==> run a: inputs <==
// cpu
module cpu (
    input clk, 
    input reset,
    output reg [31:0] iaddr,
    input [31:0] idata,
    output reg [31:0] daddr,
    input [31:0] drdata,
    output reg [31:0] dwdata,
    output reg [3:0] dwe
);
    wire [31:0] daddr1, dwdata1;  
    wire [3:0] dwe1;
    wire [5:0] op;
    wire [31:0] rv1, rv2, rvout, r_rv2, wdata;
    wire [4:0] rs1, rs2, rd;
    wire we;
    alu32 u1(
        .op(op),
        .rv1(rv1),            
        .rv2(rv2),
        .rvout(rvout),
        .drdata(drdata),      
        .dwdata(dwdata1),     
        .dwe(dwe1),
        .daddr(daddr1),
        .iaddr(iaddr),
        .instr(idata)
    );
    regfile u2(
        .rs1(rs1),
        .rs2(rs2),
        .rd(rd),
        .we(we),
        .wdata(rvout),
        .rv1(rv1),
        .rv2(r_rv2),
        .clk(clk),
        .op(op),
        .instr(idata),
        .daddr(daddr1)
    );
    dummydecoder u3(
        .instr(idata),
        .op(op),
        .rs1(rs1),
        .rs2(rs2),
        .rd(rd),
        .r_rv2(r_rv2),
  ...
export LEC_CHECK = 0
export CAP_MARGIN = 10
export CORE_MARGIN = 2
export CORE_UTILIZATION = 72
export CTS_CLUSTER_DIAMETER = 313
export CTS_CLUSTER_SIZE = 40
export HOLD_SLACK_MARGIN = -0.08
export PLACE_DENSITY = 0.64
export SLEW_MARGIN = 20
export TNS_END_PERCENT = 40
create_clock -name core_clock -period 3.35 [get_ports {clk}]
run.sh (not shown) runs the stock make flow with config.mk's settings and CLKGATE_MAP_FILE=.
==> inputs of run b, as changes to run a <==
ABC_AREA = 1   (was default)
CAP_MARGIN = 0   (was 10)
CELL_PAD_IN_SITES_DETAIL_PLACEMENT = 2   (was default)
CELL_PAD_IN_SITES_GLOBAL_PLACEMENT = 1   (was default)
CORE_ASPECT_RATIO = 1.37   (was default)
CORE_MARGIN = 8   (was 2)
CORE_UTILIZATION = 40   (was 72)
CTS_CLUSTER_DIAMETER = default   (was 313)
CTS_CLUSTER_SIZE = 34   (was 40)
GPL_ROUTABILITY_DRIVEN = 0   (was default)
GPL_TIMING_DRIVEN = 0   (was default)
HOLD_SLACK_MARGIN = 0.12   (was -0.08)
MAX_ROUTING_LAYER = met4   (was default)
MIN_ROUTING_LAYER = met2   (was default)
PLACE_DENSITY = 0.6   (was 0.64)
SETUP_SLACK_MARGIN = 2.77   (was default)
SLEW_MARGIN = 15   (was 20)
TNS_END_PERCENT = 70   (was 40)
==> flow/constraint.sdc (replaced) <==
create_clock -name core_clock -period 11.0 [get_ports {clk}]
set_input_delay 2.2000 -clock core_clock [delete_from_list [all_inputs] [get_ports {clk}]]
set_output_delay 2.2000 -clock core_clock [all_outputs]
set_load 0.01 [all_outputs]
==> deck_impl_summary.md <==
Run Summary

Yosys
  – Synth Seq Share: about 47%
  – Multiplexer share of the synthesized area: between 20% and 30%
  – # Cells Yosys: roughly 5300
  – Xor/xnor share: under 10%
  – Post-synthesis adder-cell area fraction: roughly 3.7%
  – Post-Synthesis Cells: between 5000 and 6000
  – Distinct lib cells: around 100
  – Simple-Gate Fraction of Synth Area: about 8.4%
  – Syn Area/Cell: about 13 um^2
  – Yosys Chip Area: 67200 um^2
  – Top cells, area: edfxtp_1, mux4_2, mux2i_1

Outcome
  – Error message: [ERROR DPL-0033] detailed placement checks failed during check placement.
  – Status: aborted with a tool error
  – Fail Step: detailed placement

Floorplanning
  – Row cnt: 112

Place
  – GP Congestion: 1.39
# the run above: run a

==> deck_impl_summary.md <==
Run Summary

Outcome
  – Status: aborted with a tool error
  – Fail Step: global routing
  – Error message: [ERROR GRT-0116] Global routing finished with congestion. Check the congestion regions in the DRC Viewer.

Yosys
  – Xor/xnor share: under 10%
  – # Cells Yosys: 9819
  – Simple-Gate Fraction of Synth Area: around 26%
  – Multiplexer share of the synthesized area: less than 1%
  – Syn Area/Cell: ~7.5 um^2
  – Top cells, area: edfxtp_1, nand2_1, nand3_1
  – Post-Synthesis Cells: between 9000 and 10000
  – Post-synthesis adder-cell area fraction: 3.37%

Floorplanning
  – Row cnt: ~180
# the run above: run b

